==> v39 <==
// router_top
module router_top(input clock, resetn, read_enb_0, read_enb_1, read_enb_2, pkt_valid,
                  input [7:0] data_in, output [7:0] data_out_0, data_out_1, data_out_2,
                  output valid_out_0, valid_out_1, valid_out_2, error, busy);
wire parity_done,detect_add;
wire ld_state, laf_state, full_state, write_enb_reg, rst_int_reg, lfd_state;
wire [2:0] fifo_empty, full,w_enb, write_enb, soft_reset_temp;
wire fifo_full,low_pkt_valid,soft_reset_0,soft_reset_1,soft_reset_2;
wire [7:0] dout;
wire read_enb_temp[2:0];
wire [7:0] data_out_temp[2:0];
assign soft_reset_temp[0] = soft_reset_0;
assign soft_reset_temp[1] = soft_reset_1;
assign soft_reset_temp[2] = soft_reset_2;
assign read_enb_temp[0] = read_enb_0;
assign read_enb_temp[1] = read_enb_1;
assign read_enb_temp[2] = read_enb_2;
assign data_out_0 = data_out_temp[0];
assign data_out_1 = data_out_temp[1];
assign data_out_2 = data_out_temp[2];
router_fsm dut1(.clock(clock),
                .resetn(resetn),
                .pkt_valid(pkt_valid),
                .parity_done(parity_done),
                .soft_reset_0(soft_reset_0),
                .soft_reset_1(soft_reset_1),
                .soft_reset_2(soft_reset_2),
                .fifo_full(fifo_full),
                .low_pkt_valid(low_pkt_valid),
                .fifo_empty_0(fifo_empty[0]),
                .fifo_empty_1(fifo_empty[1]),
                .fifo_empty_2(fifo_empty[2]),
                .data_in(data_in[1:0]),
                .busy(busy),
                .detect_add(detect_add),
                .ld_state(ld_state),
                .laf_state(laf_state),
                .full_state(full_state),
                .write_enb_reg(write_enb_reg),
                .rst_int_reg(rst_int_reg),
                .lfd_state(lfd_state));
router_reg dut2(.clock(clock),
                .resetn(resetn),
                .pkt_valid(pkt_valid),
                .fifo_full(fifo_full),
                .detect_add(detect_add),
                .ld_state(ld_state),
                .laf_state(laf_state),
                .full_state(full_state),
                .rst_int_reg(rst_int_reg),
                .lfd_state(lfd_state),
  ...
make LEC_CHECK=0 CAP_MARGIN=20 CORE_MARGIN=2 CORE_UTILIZATION=72 CTS_CLUSTER_DIAMETER=394 CTS_CLUSTER_SIZE=15 PLACE_DENSITY_LB_ADDON=0.04 SETUP_SLACK_MARGIN=-0.21 SLEW_MARGIN=40 finish   # period 2.14 ns
run.sh (not shown) runs the stock make flow with config.mk's settings and CLKGATE_MAP_FILE=.
==> v26: changes against v39 <==
==> flow/config.mk (replaced) <==
export PLATFORM = sky130hd
export DESIGN_NAME = router_top
export DESIGN_NICKNAME = router_top
export VERILOG_FILES = /design/flow/design.v
export SDC_FILE = /design/flow/constraint.sdc
export NUM_CORES = 4
export LEC_CHECK = 0
export CAP_MARGIN = 20
export CELL_PAD_IN_SITES_DETAIL_PLACEMENT = 2
export CORE_ASPECT_RATIO = 1.35
export CORE_MARGIN = 3
export CORE_UTILIZATION = 72
export CTS_CLUSTER_SIZE = 21
export GPL_TIMING_DRIVEN = 1
export HOLD_SLACK_MARGIN = -0.07
export MAX_ROUTING_LAYER = met4
export MIN_ROUTING_LAYER = met2
export PLACE_DENSITY = 0.68
export SLEW_MARGIN = 20
==> flow/constraint.sdc (replaced) <==
create_clock -name core_clock -period 5.75 [get_ports {clock}]
set_input_delay 1.1500 -clock core_clock [delete_from_list [all_inputs] [get_ports {clock}]]
set_output_delay 1.1500 -clock core_clock [all_outputs]
set_load 0.01 [all_outputs]
==> impl_metrics.json <==
{
  "setup_violations": 298,
  "grt.busiest_layer": "met2",
  "worstSetupEndpointType": "flop",
  "total_power_w": 0.04263,
  "ir_worst_vdd_mv": 1.061,
  "status": "failed layout checks",
  "finalClockPeriodUsage_pct": 113.9,
  "hold_path_class": "primary input to flop",
  "place_inst": 2925,
  "fin_ws_ps": -298.5,
  "grt_pass1_wl_um": 128100,
  "so.violations": "setup timing"
}
(the above is from v39)
==> impl_metrics.json <==
{
  "status": "aborted with a tool error",
  "haltStage": "detailed placement (3_5_place_dp)",
  "stop_error": "[ERROR DPL-0033] detailed placement checks failed during check placement.",
  "yosys-dominant-comb-family": "multiplexers",
  "fp_util_pct": 73.24,
  "ys_sh_simple_pct": 6.882,
  "xor_share_pct": 1.833,
  "core-area_um2": 46970,
  "synth_cell_types": 66,
  "gp_congestion": 1.071,
  "synthTopCellsByArea": "edfxtp_1 (60%), mux4_2 (12%), dfxtp_1 (9.5%)",
  "dieArea_um2": 50460,
  "rows": 92,
  "syn_area_per_cell_um2": 16.80,
  "syn-cell-area_um2": 34400
}
(the above is from v26)

---

==> v21 <==
==> flow/design.v <==
module router_fsm(input clock, resetn, pkt_valid, parity_done, soft_reset_0, soft_reset_1, soft_reset_2,
                        fifo_full, low_pkt_valid, fifo_empty_0, fifo_empty_1, fifo_empty_2,
                  input [1:0] data_in,
                  output busy, detect_add, ld_state, laf_state, full_state, write_enb_reg, rst_int_reg, lfd_state);
parameter Decode_Address = 3'b000, 
          Load_First_Data = 3'b001,
          Wait_Till_Empty = 3'b010,
          Load_Data = 3'b011,
          Check_Parity_Error = 3'b100,
          Load_Parity = 3'b101,
          Fifo_Full_State = 3'b110,
          Load_After_Full = 3'b111;
reg [2:0] state, next_state;
always @(posedge clock) begin
    if (!resetn) state <= Decode_Address;
    else if((soft_reset_0 && (data_in[1:0] == 0)) | (soft_reset_1 && (data_in[1:0] == 1)) | (soft_reset_2 && (data_in[1:0] == 2))) state <= Decode_Address;
    else state <= next_state; 
end
always @(*) begin
    case(state)
    Decode_Address : begin  
        if(pkt_valid & (data_in[1:0] == 0 & fifo_empty_0 | data_in[1:0] == 1 & fifo_empty_1 | data_in[1:0] == 2 & fifo_empty_2))
        begin
            next_state = Load_First_Data;
        end
        else if(pkt_valid & (data_in[1:0] == 0 & !fifo_empty_0 | data_in[1:0] == 1 & !fifo_empty_1 | data_in[1:0] == 2 & !fifo_empty_2))
        begin
            next_state = Wait_Till_Empty;
        end
        else next_state = Decode_Address;
    end
    Load_First_Data : next_state = Load_Data;  
    Wait_Till_Empty : begin  
        if( (fifo_empty_0 && (data_in[1:0] == 0)) || (fifo_empty_1 && (data_in[1:0] == 1)) || (fifo_empty_2 && (data_in[1:0] == 2)) ) begin
            next_state = Load_First_Data;
        end
        else next_state = Wait_Till_Empty;
    end
    Load_Data : begin  
        if(fifo_full) next_state = Fifo_Full_State;
        else if (!fifo_full & !pkt_valid) next_state = Load_Parity;
        else next_state = Load_Data;
    end
    Fifo_Full_State : begin  
        if(!fifo_full) next_state = Load_After_Full;
        else next_state = Fifo_Full_State;
    end
    Load_Parity : next_state = Check_Parity_Error;  
    Check_Parity_Error : begin  
        if(fifo_full) next_state= Fifo_Full_State;
        else next_state = Decode_Address;
    end
    Load_After_Full : begin  
        if (parity_done) next_state = Decode_Address;
        else if(low_pkt_valid) next_state = Load_Parity;
        else next_state = Load_Data;
    end
    endcase
end
assign detect_add = (state == Decode_Address);
assign lfd_state = (state == Load_First_Data);
assign busy = (state == Load_First_Data) || (state == Load_Parity) || (state == Fifo_Full_State) || (state == Load_After_Full) || (state == Wait_Till_Empty) || (state == Check_Parity_Error);
assign ld_state = (state == Load_Data)||(state == Load_Parity) ;
assign write_enb_reg = (state == Load_First_Data)|(state == Load_Data)||(state == Load_Parity);
assign full_state = (state == Fifo_Full_State);
assign laf_state = (state == Load_After_Full);  
assign rst_int_reg = (state == Check_Parity_Error);
endmodule
module router_reg(input clock, resetn, pkt_valid, fifo_full, rst_int_reg, detect_add, 
                        ld_state, laf_state, full_state, lfd_state, 
                  output reg parity_done, low_pkt_valid, err, 
                  input [7:0] data_in, output reg [7:0] dout);
reg [7:0] a,c,d,e;
reg [8:0] b [31:0];
reg [4:0] count_b,count_a ;
always@(posedge clock) begin
    if(!resetn) begin
        dout <= 8'd0;
        parity_done <= 1'b0;
        low_pkt_valid <= 1'b0;
        err <= 1'b0;
        count_b <= 0;
        count_a <= 0;
        c <= 8'd0;
        d <= 8'd0;
    end
    else begin
    parity_done <= ((ld_state & !fifo_full & !pkt_valid) | (laf_state & low_pkt_valid & !parity_done)) & !detect_add;
    low_pkt_valid <= (ld_state & !pkt_valid);
        if(pkt_valid) begin
            if(detect_add) begin
                dout <= data_in;
                c <= data_in;
            end
            else if(ld_state||lfd_state) begin
                if(full_state) begin
                    b[count_b] <= data_in;
                    count_b <= count_b + 1;
                end
                else if(!full_state) begin
                    if(laf_state) begin
                        dout <= b[count_a];
                        count_a <= count_a + 1;
                    end
                    else begin
                        c <= c^data_in;
                        dout <= data_in;
                    end
                end 
            end 
        end
        else begin
            d <= data_in;
            dout <= data_in;
        end
    end
err <= (c==d) ? 0 : 1 ;
end
endmodule
module router_sync(input detect_add, write_enb_reg, clock, resetn, 
                         read_enb_0, read_enb_1, read_enb_2,
                         empty_0, empty_1, empty_2, 
                         full_0, full_1, full_2, 
                   input [1:0] data_in,
                   output reg vld_out_0, vld_out_1, vld_out_2,
                   output reg soft_reset_0, soft_reset_1, soft_reset_2, 
                   output reg fifo_full,
                   output reg [2:0] write_enb);
reg [1:0] q;
reg [4:0] count0,count1,count2;
always@(posedge clock)begin
    if(detect_add) q <= data_in;
end
always@(*)begin
    vld_out_0 <= !empty_0;
    vld_out_1 <= !empty_1;
    vld_out_2 <= !empty_2;
    case(q)
    2'b00 : begin
            fifo_full = full_0;
            write_enb = {2'b00, write_enb_reg};
            end 
    2'b01 : begin
            fifo_full = full_1;
            write_enb = {1'b0, write_enb_reg,1'b0};
            end
    2'b10 : begin
            fifo_full = full_2;
            write_enb = {write_enb_reg, 2'b00};
            end
    default : begin
                fifo_full = 0;
                write_enb = 3'd0;
    end
    endcase
end
always@(posedge clock) begin
    if(!resetn)begin
        count0<=5'd0;
        count1<=5'd0;
        count2<=5'd0;
        soft_reset_0 <= 1'b0;
        soft_reset_1 <= 1'b0;
        soft_reset_2 <= 1'b0;
    end
    else begin
        soft_reset_0 <= 1'b0;
        soft_reset_1 <= 1'b0;
        soft_reset_2 <= 1'b0;
        if (vld_out_0 && !read_enb_0) begin
            if (count0 == 5'b11101) begin
                soft_reset_0 <= 1'b1;
                count0 <= 5'd0;
            end
            else count0 <= count0 + 1'b1;
        end
        else count0 <= 5'd0;
        if (vld_out_1 && !read_enb_1) begin
            if (count1 == 5'b11101) begin
                soft_reset_1 <= 1'b1;
                count1 <= 5'd0;
            end
            else count1 <= count1 + 1'b1;
        end
        else count1 <= 5'd0;
        if (vld_out_2 && !read_enb_2) begin
            if (count2 == 5'b11101) begin
                soft_reset_2 <= 1'b1;
                count2 <= 5'd0;
            end
            else count2 <= count2 + 1'b1;
        end
        else count2 <= 5'd0;
    end
end
endmodule
module router_fifo(input clock, resetn, write_enb, read_enb, soft_reset, lfd_state,
                   input [7:0] data_in, output full, empty, output [7:0] data_out);
reg [8:0] mem [0:15];
reg [3:0] rd_pointer, wr_pointer;
reg [8:0] packet_out;
wire [8:0]packet;
reg [6:0] length;
reg [4:0] status_count;
assign empty = (status_count == 0 ) ? 1'b1 : 1'b0 ;
assign full = (status_count == 5'd16) ? 1'b1 : 1'b0 ;
assign packet[7:0] = data_in[7:0];
assign packet[8] = lfd_state;
assign data_out = resetn ?  packet_out[7:0] : 8'd0;
always@(posedge clock) begin
    if(!resetn || soft_reset) status_count <= 5'd0;
    else if(full == 1'b0 && write_enb & empty == 1'b0 && read_enb) status_count <= status_count;
    else if (full == 1'b0 && write_enb) status_count <= status_count + 1'b1;
    else if(empty == 1'b0 && read_enb ) status_count <= status_count - 1'b1;
    else status_count <= status_count;
end
always@(posedge clock) begin
    if(!resetn || soft_reset) begin  
        wr_pointer <= 4'd0;
    end
    else if(full == 1'b0 && write_enb) begin  
            mem[wr_pointer[3:0]] <= packet;
            wr_pointer <= wr_pointer + 1'b1;
    end
end
always@(posedge clock) begin
    if(!resetn || soft_reset) begin  
        rd_pointer <= 4'd0;
        packet_out <= 9'd0;
    end
    else begin 
        if(empty == 1'b0 && read_enb ) begin  
                packet_out <= mem[rd_pointer[3:0]];
                rd_pointer <= rd_pointer + 1'b1;
        end
        if (length == 0 && (empty || !mem[rd_pointer[3:0]][8])) packet_out <= 9'd0;
    end
end
always@(posedge clock)begin
    if (!resetn || soft_reset) begin
        length <= 0;
    end
    else if(empty == 1'b0 && read_enb ) begin
        if(mem[rd_pointer[3:0]][8])begin
                length <= mem[rd_pointer[3:0]][7:2] + 1'b1;
        end
        else if (length != 0)  begin
                length <= length - 1'b1;
        end
    end
end
endmodule
module router_top(input clock, resetn, read_enb_0, read_enb_1, read_enb_2, pkt_valid,
                  input [7:0] data_in, output [7:0] data_out_0, data_out_1, data_out_2,
                  output valid_out_0, valid_out_1, valid_out_2, error, busy);
wire parity_done,detect_add;
wire ld_state, laf_state, full_state, write_enb_reg, rst_int_reg, lfd_state;
wire [2:0] fifo_empty, full,w_enb, write_enb, soft_reset_temp;
wire fifo_full,low_pkt_valid,soft_reset_0,soft_reset_1,soft_reset_2;
wire [7:0] dout;
wire read_enb_temp[2:0];
wire [7:0] data_out_temp[2:0];
assign soft_reset_temp[0] = soft_reset_0;
assign soft_reset_temp[1] = soft_reset_1;
assign soft_reset_temp[2] = soft_reset_2;
assign read_enb_temp[0] = read_enb_0;
assign read_enb_temp[1] = read_enb_1;
assign read_enb_temp[2] = read_enb_2;
assign data_out_0 = data_out_temp[0];
assign data_out_1 = data_out_temp[1];
assign data_out_2 = data_out_temp[2];
router_fsm dut1(.clock(clock),
                .resetn(resetn),
                .pkt_valid(pkt_valid),
                .parity_done(parity_done),
                .soft_reset_0(soft_reset_0),
                .soft_reset_1(soft_reset_1),
                .soft_reset_2(soft_reset_2),
                .fifo_full(fifo_full),
                .low_pkt_valid(low_pkt_valid),
                .fifo_empty_0(fifo_empty[0]),
                .fifo_empty_1(fifo_empty[1]),
                .fifo_empty_2(fifo_empty[2]),
                .data_in(data_in[1:0]),
                .busy(busy),
                .detect_add(detect_add),
                .ld_state(ld_state),
                .laf_state(laf_state),
                .full_state(full_state),
                .write_enb_reg(write_enb_reg),
                .rst_int_reg(rst_int_reg),
                .lfd_state(lfd_state));
router_reg dut2(.clock(clock),
                .resetn(resetn),
                .pkt_valid(pkt_valid),
                .fifo_full(fifo_full),
                .detect_add(detect_add),
                .ld_state(ld_state),
                .laf_state(laf_state),
                .full_state(full_state),
                .rst_int_reg(rst_int_reg),
                .lfd_state(lfd_state),
                .parity_done(parity_done),
                .low_pkt_valid(low_pkt_valid),
                .err(error),
                .data_in(data_in),
                .dout(dout));
router_sync dut3(.clock(clock),
                .resetn(resetn),
                .detect_add(detect_add),
                .read_enb_0(read_enb_0),
                .read_enb_1(read_enb_1),
                .read_enb_2(read_enb_2),
                .write_enb_reg(write_enb_reg),
                .empty_0(fifo_empty[0]),
                .empty_1(fifo_empty[1]),
                .empty_2(fifo_empty[2]),
                .full_0(full[0]),
                .full_1(full[1]),
                .full_2(full[2]),
                .data_in(data_in[1:0]),
                .vld_out_0(valid_out_0),
                .vld_out_1(valid_out_1),
                .vld_out_2(valid_out_2),
                .soft_reset_0(soft_reset_0),
                .soft_reset_1(soft_reset_1),
                .soft_reset_2(soft_reset_2),
                .fifo_full(fifo_full),
                .write_enb(w_enb));
genvar x;
generate for (x= 0 ; x<3 ; x = x+1)
begin:fifo
	router_fifo f(.clock(clock),
                  .resetn(resetn), 
                  .soft_reset(soft_reset_temp[x]),
	              .lfd_state(lfd_state),
                  .write_enb(w_enb[x]),
                  .data_in(dout), 
                  .read_enb(read_enb_temp[x]),
	              .full(full[x]), 
                  .empty(fifo_empty[x]), 
                  .data_out(data_out_temp[x]));
end
endgenerate	
endmodule
==> flow/run.sh <==
#!/bin/bash
# the make line also repeats each setting of config.mk as NAME=value (left out here)
make -C /OpenROAD-flow-scripts/flow DESIGN_CONFIG=/design/flow/config.mk WORK_HOME=/design/flow/orfs CLKGATE_MAP_FILE= finish
==> flow/config.mk <==
export PLATFORM = sky130hd
export DESIGN_NAME = router_top
export DESIGN_NICKNAME = router_top
export VERILOG_FILES = /design/flow/design.v
export SDC_FILE = /design/flow/constraint.sdc
export NUM_CORES = 4
export LEC_CHECK = 0
export CAP_MARGIN = 25
export CELL_PAD_IN_SITES_GLOBAL_PLACEMENT = 1
export CORE_MARGIN = 2
export CORE_UTILIZATION = 40
export CTS_CLUSTER_DIAMETER = 174
export GPL_ROUTABILITY_DRIVEN = 1
export PLACE_DENSITY_LB_ADDON = 0.3
export SLEW_MARGIN = 5
==> flow/constraint.sdc <==
create_clock -name core_clock -period 2.22 [get_ports {clock}]
set_input_delay 0.4440 -clock core_clock [delete_from_list [all_inputs] [get_ports {clock}]]
set_output_delay 0.4440 -clock core_clock [all_outputs]
set_load 0.01 [all_outputs]
==> v36 (differences from v21) <==
==> flow/config.mk (replaced) <==
export PLATFORM = sky130hd
export DESIGN_NAME = router_top
export DESIGN_NICKNAME = router_top
export VERILOG_FILES = /design/flow/design.v
export SDC_FILE = /design/flow/constraint.sdc
export NUM_CORES = 4
export LEC_CHECK = 0
export CAP_MARGIN = 20
export CORE_MARGIN = 2
export CORE_UTILIZATION = 55
export HOLD_SLACK_MARGIN = 0.29
export SLEW_MARGIN = 20
export TNS_END_PERCENT = 5
==> flow/constraint.sdc (replaced) <==
create_clock -name core_clock -period 5.0 [get_ports {clock}]
set_input_delay 1.0000 -clock core_clock [delete_from_list [all_inputs] [get_ports {clock}]]
set_output_delay 1.0000 -clock core_clock [all_outputs]
set_load 0.01 [all_outputs]
==> summary of the runs <==
- Critical path depth is the same in v21 and v36.
- Sequential power: v21 is larger than v36 (120%).
- In power, v21 is at 2.5 times the value of v36.
- Count of clock-buffer cells in the layout is the same in v21 and v36.
- v36 ran to the end with no violations. v21 completed, yet does not pass: setup timing.
==> figures <==
|  | v36 | v21 |
|---|---|---|
| Count of buffers added by post-CTS timing repair for setup | 0 | 37 |
| Global-route wire length before repair | 114 mm | 126 mm |
| Global routing met1 resource utilization | 0.345 | 0.262 |
| Placed Instance Area | 0.0358 sq mm | 0.0390 sq mm |
| Global routing usage on met3 | 0.0364 | 0.0291 |
| Vias per Instance | 6.02 | 5.31 |
| Pwr Density | 470 mW/mm^2 | 1060 mW/mm^2 |
| Area of the core | 0.0618 sq mm | 0.0851 sq mm |
| Share of cell area taken by multi-input logic gates | 0.254 | 0.243 |
| Outcome | timing/DRC/antenna clean | failed layout checks |
| Reasons for failing layout checks | - | setup timing |
No activity file was given, so power comes from the tool's default toggle rates.
